==> run Z <==
==> flow/design.v <==
module multiplier  #(parameter width = 16)
   ( input    signed  [width-1 : 0] multiplicand,
     input    signed  [width-1 : 0] multiplier,   
     output   signed  [2 * width - 1 : 0] product
   ) ;
   assign  product = multiplicand * multiplier ;
endmodule
module  adder  #(parameter width = 32)  
		( input   signed [width-1 : 0] a ,
		  input   signed [width-1 : 0] b , 
		  output  signed [width-1 : 0] sum
		) ;
    assign   sum = a + b ;
endmodule
module accumulator #(parameter width = 32) 
	(input    clk,
     	 input    ena,
         input    reset,
         input	  signed [width - 1 : 0] acc_in,
   	 output   reg signed [width - 1 : 0] acc_out
	) ;
   always @(posedge clk) begin
      if (reset)  acc_out <= 0 ;
      else if (ena) acc_out <= acc_in ;
   end
endmodule
module mac_demo(input    clk, 
           input    reset, 
           input    ena,
   	   input    signed [16-1 : 0] k,
           input    signed [16-1 : 0] x,   
           output   signed [2 * 16 - 1 : 0] acc_out
          ) ;
           wire     signed [2 * 16 - 1 : 0] p ;
           wire     signed [2 * 16 - 1 : 0] acc_in ;
   multiplier  #(.width(16)) mult_0(.multiplicand(k),
                                          .multiplier(x),
                       			  .product(p)
                			  ) ;
   adder     #(.width(2*16)) add_0(.a(p),
                			 .b(acc_out),
                			 .sum(acc_in)
               				) ;
   accumulator  #(.width(2*16))  acc_0(.clk(clk),
                   			     .reset(reset),
                   			     .ena(ena),
                   			     .acc_in(acc_in),
                   			     .acc_out(acc_out)
                   			) ;
endmodule
==> flow/run.sh <==
#!/bin/bash
# the make line also repeats each setting of config.mk as NAME=value (left out here)
make -C /OpenROAD-flow-scripts/flow DESIGN_CONFIG=/design/flow/config.mk WORK_HOME=/design/flow/orfs CLKGATE_MAP_FILE= finish
==> flow/config.mk <==
export PLATFORM = sky130hd
export DESIGN_NAME = mac_demo
export DESIGN_NICKNAME = mac_demo
export VERILOG_FILES = /design/flow/design.v
export SDC_FILE = /design/flow/constraint.sdc
export NUM_CORES = 4
export LEC_CHECK = 0
export ABC_AREA = 1
export CAP_MARGIN = 20
export CORE_ASPECT_RATIO = 0.5
export CORE_MARGIN = 2
export CORE_UTILIZATION = 57
export CTS_CLUSTER_DIAMETER = 348
export CTS_CLUSTER_SIZE = 98
export PLACE_DENSITY = 0.41
export SLEW_MARGIN = 20
export TNS_END_PERCENT = 5
==> flow/constraint.sdc <==
create_clock -name core_clock -period 3.91 [get_ports {clk}]
set_input_delay 0.7820 -clock core_clock [delete_from_list [all_inputs] [get_ports {clk}]]
set_output_delay 0.7820 -clock core_clock [all_outputs]
set_load 0.01 [all_outputs]
==> run G (differences from run Z) <==
Settings changed: ABC_AREA 1 to default, CORE_ASPECT_RATIO 0.5 to default, CORE_UTILIZATION 57 to 68, CTS_CLUSTER_DIAMETER 348 to default, CTS_CLUSTER_SIZE 98 to 95, PLACE_DENSITY 0.41 to 0.36, TNS_END_PERCENT 5 to default.
==> flow/constraint.sdc (replaced) <==
create_clock -name core_clock -period 5.93 [get_ports {clk}]
set_input_delay 1.1860 -clock core_clock [delete_from_list [all_inputs] [get_ports {clk}]]
set_output_delay 1.1860 -clock core_clock [all_outputs]
set_load 0.01 [all_outputs]
==> impl_metrics.csv <==
group,metric,value,unit
status,status,"finished with violations",
status,so_faults,"setup timing",
floorplan,die_w,137,um
critical_path,required,6090,ps
sta,setup_viol_count_final,18,
drt,met2RoutedLength,18.3,mm
logic_synthesis,yosysChipArea,0.0120,mm^2
drt,vias,10000,
logic_synthesis,synth_xor_xnor_area_share,2.33,%
sta,setup_ws,-689,ps
cells_and_area,buf_share,15.7,%
cells_and_area,sh_seq_area,4.17,%
placed_design,dpl_cell_area,0.0142,mm^2
sta,finalClockPeriodUsage,112,%
hold_path,hold_end,"acc_0.acc_out[19]$_SDFFE_PP0P_",
cells_and_area,nets,1969,
# the run above: run G

==> impl_metrics.csv <==
group,metric,value,unit
status,status,"finished with violations",
status,so_faults,"setup timing",
sta,setup_viol_count_final,28,
hold_path,hold_end,"acc_0.acc_out[1]$_SDFFE_PP0P_",
critical_path,required,4100,ps
cells_and_area,nets,2411,
sta,setup_ws,-1990,ps
floorplan,die_w,216,um
placed_design,dpl_cell_area,0.0155,mm^2
sta,finalClockPeriodUsage,151,%
drt,met2RoutedLength,17.8,mm
cells_and_area,buf_share,19.2,%
# the run above: run Z


---

==> run H: inputs <==
Starts from the design.v that is shown in full above.
Settings: LEC_CHECK=0, CAP_MARGIN=20, CORE_ASPECT_RATIO=0.54, CORE_MARGIN=2, CORE_UTILIZATION=65, CTS_CLUSTER_SIZE=80, GPL_ROUTABILITY_DRIVEN=0, GPL_TIMING_DRIVEN=1, MAX_ROUTING_LAYER=met4, PLACE_DENSITY_LB_ADDON=0.22, SETUP_SLACK_MARGIN=-0.19, SLEW_MARGIN=35, TNS_END_PERCENT=50; clock period 6.16 ns.
run.sh (not shown) runs the stock make flow with config.mk's settings and CLKGATE_MAP_FILE=.
==> inputs of run A, as changes to run H <==
- CORE_UTILIZATION: 65 -> 39
- CTS_CLUSTER_DIAMETER: default -> 257
- CTS_CLUSTER_SIZE: 80 -> 87
- GPL_TIMING_DRIVEN: 1 -> 0
- TNS_END_PERCENT: 50 -> 40
==> summary of the runs <==
Run A produced a layout that fails on negative setup slack. Run H ran to the end with violations: negative setup slack.
In flip-flop count, run A and run H do not differ.
In run H the routed wire length is higher than in run A, by about 16%.
Between run H and run A, the lower die size is in run H (gap 39%, measured against run A).
Between run H and run A, the lower cell area is in run A (gap about 5%, measured against run A).
Area after synthesis is the same in run H and run A.
==> figures <==
| item | run A | run H |
|---|---|---|
| Status | finished with violations | finished with violations |
| Layout check failures | negative setup slack | negative setup slack |
| Clock latency of the later-clocked register in the worst-skew pair | 280 ps | 290 ps |
| Number of tap cells added at floorplan | 416 | 247 |
| Post-detailed-placement cell area | 13400 um2 | 14300 um2 |
| Reg2reg setup slack | 880 ps | 620 ps |
| Detail Placement HPWL | 31.4 mm | 30.6 mm |
| Layout Cells excl Fill | 1845 | 1792 |
| Die Outline Area | 32300 um2 | 19700 um2 |
| Reg2reg path depth | 18 | 19 |
| Number of gates resized after CTS | 306 | 223 |

---

==> inputs of v26 <==
// mac_demo: RTL as listed in full above, without the edits since
clock: 6.52 ns
lec_check: 0
cap_margin: 20
core_margin: 2
core_utilization: 65
cts_cluster_size: 79
slew_margin: 20
tns_end_percent: 5
==> v31: changes against v26 <==
--- a/flow/config.mk
+++ b/flow/config.mk
@@ -7,7 +7,7 @@
 export LEC_CHECK = 0
 export CAP_MARGIN = 20
 export CORE_MARGIN = 2
-export CORE_UTILIZATION = 65
-export CTS_CLUSTER_SIZE = 79
+export CORE_UTILIZATION = 71
+export CTS_CLUSTER_DIAMETER = 39
+export CTS_CLUSTER_SIZE = 28
 export SLEW_MARGIN = 20
-export TNS_END_PERCENT = 5
==> flow/constraint.sdc (replaced) <==
create_clock -name core_clock -period 3.68 [get_ports {clk}]
set_input_delay 0.7360 -clock core_clock [delete_from_list [all_inputs] [get_ports {clk}]]
set_output_delay 0.7360 -clock core_clock [all_outputs]
set_load 0.01 [all_outputs]
==> v37: changes against v26 <==
--- a/flow/config.mk
+++ b/flow/config.mk
@@ -7,7 +7,8 @@
 export LEC_CHECK = 0
 export CAP_MARGIN = 20
 export CORE_MARGIN = 2
-export CORE_UTILIZATION = 65
-export CTS_CLUSTER_SIZE = 79
+export CORE_UTILIZATION = 61
+export CTS_CLUSTER_DIAMETER = 348
+export CTS_CLUSTER_SIZE = 98
+export PLACE_DENSITY = 0.37
 export SLEW_MARGIN = 20
-export TNS_END_PERCENT = 5
==> flow/constraint.sdc (replaced) <==
create_clock -name core_clock -period 3.91 [get_ports {clk}]
set_input_delay 0.7820 -clock core_clock [delete_from_list [all_inputs] [get_ports {clk}]]
set_output_delay 0.7820 -clock core_clock [all_outputs]
set_load 0.01 [all_outputs]
==> notes <==
v37 ran to the end with violations: negative setup slack. v31 aborted during global routing. v26 finished but failed the layout checks on negative setup slack.
Against v37, the sequential share of layout area of v26 is higher by 0.41 points.
In clock skew, v37 and v26 hardly differ.
Hold slack: v26 is lower than v37 (0.087 ns).
Count of clock-buffer cells in the layout: v26 is lower than v37 (1).
Of v37 and v26, v37 has the higher utilization (gap 2.6 points).
In v37 the cell count is larger than in v26, by about 7%.

---

==> run a <==
Starts from the design.v that is shown in full above.
==> flow/config.mk <==
export PLATFORM = sky130hd
export DESIGN_NAME = mac_demo
export DESIGN_NICKNAME = mac_demo
export VERILOG_FILES = /design/flow/design.v
export SDC_FILE = /design/flow/constraint.sdc
export NUM_CORES = 4
export LEC_CHECK = 0
export ABC_AREA = 1
export CAP_MARGIN = 20
export CORE_ASPECT_RATIO = 1.46
export CORE_MARGIN = 2
export CORE_UTILIZATION = 72
export CTS_CLUSTER_DIAMETER = 359
export CTS_CLUSTER_SIZE = 99
export PLACE_DENSITY = 0.37
export SETUP_SLACK_MARGIN = -0.34
export SLEW_MARGIN = 20
export TNS_END_PERCENT = 5
==> flow/constraint.sdc <==
create_clock -name core_clock -period 4.46 [get_ports {clk}]
set_input_delay 0.8920 -clock core_clock [delete_from_list [all_inputs] [get_ports {clk}]]
set_output_delay 0.8920 -clock core_clock [all_outputs]
set_load 0.01 [all_outputs]
==> run b (differences from run a) <==
==> flow/config.mk (replaced) <==
export PLATFORM = sky130hd
export DESIGN_NAME = mac_demo
export DESIGN_NICKNAME = mac_demo
export VERILOG_FILES = /design/flow/design.v
export SDC_FILE = /design/flow/constraint.sdc
export NUM_CORES = 4
export LEC_CHECK = 0
export ABC_AREA = 1
export CAP_MARGIN = 20
export CORE_MARGIN = 2
export CORE_UTILIZATION = 72
export CTS_CLUSTER_DIAMETER = 268
export CTS_CLUSTER_SIZE = 95
export PLACE_DENSITY = 0.4
export SETUP_SLACK_MARGIN = -0.53
export SLEW_MARGIN = 20
==> flow/constraint.sdc (replaced) <==
create_clock -name core_clock -period 6.3 [get_ports {clk}]
set_input_delay 1.2600 -clock core_clock [delete_from_list [all_inputs] [get_ports {clk}]]
set_output_delay 1.2600 -clock core_clock [all_outputs]
set_load 0.01 [all_outputs]
==> results.py <==
# Metrics from the implementation run
metrics = {
    "outcome": {
        "outcome": "did not finish",
        "lastStage": "5_1_grt",
        "run.stop_error": "[ERROR GRT-0116] Global routing finished with congestion. Check the congestion regions in the DRC Viewer.",
    },
    "clock_network": {
        "cts_setup_buffers": 42,
    },
    "global_route": {
        "overflow": 1,
    },
    "floorplanning": {
        "die_h_um": 165,
        "core_um2": 17600,
        "die_x_um": 115,
        "fp-row-count": 59,
    },
    "placement": {
        "dp_cells": 2102,
        "dp_hpwl_um": 32500,
        "postPlaceCellArea_um2": 15200,
    },
}
(the above is from run a)
==> results.py <==
# Auto-generated metrics
metrics = {
    "final_timing": {
        "setup_viol_count_final": 22,
        "worst_slack_ns": -0.619,
    },
    "floorplanning": {
        "die_h_um": 138,
        "fp-row-count": 48,
        "core_um2": 17400,
    },
    "outcome": {
        "check-failures": "negative setup slack",
        "outcome": "failed layout checks",
    },
    "placement": {
        "dp_cells": 2054,
        "dp_hpwl_um": 32400,
        "postPlaceCellArea_um2": 14900,
    },
    "clock_network": {
        "cts_setup_buffers": 0,
    },
}
(the above is from run b)
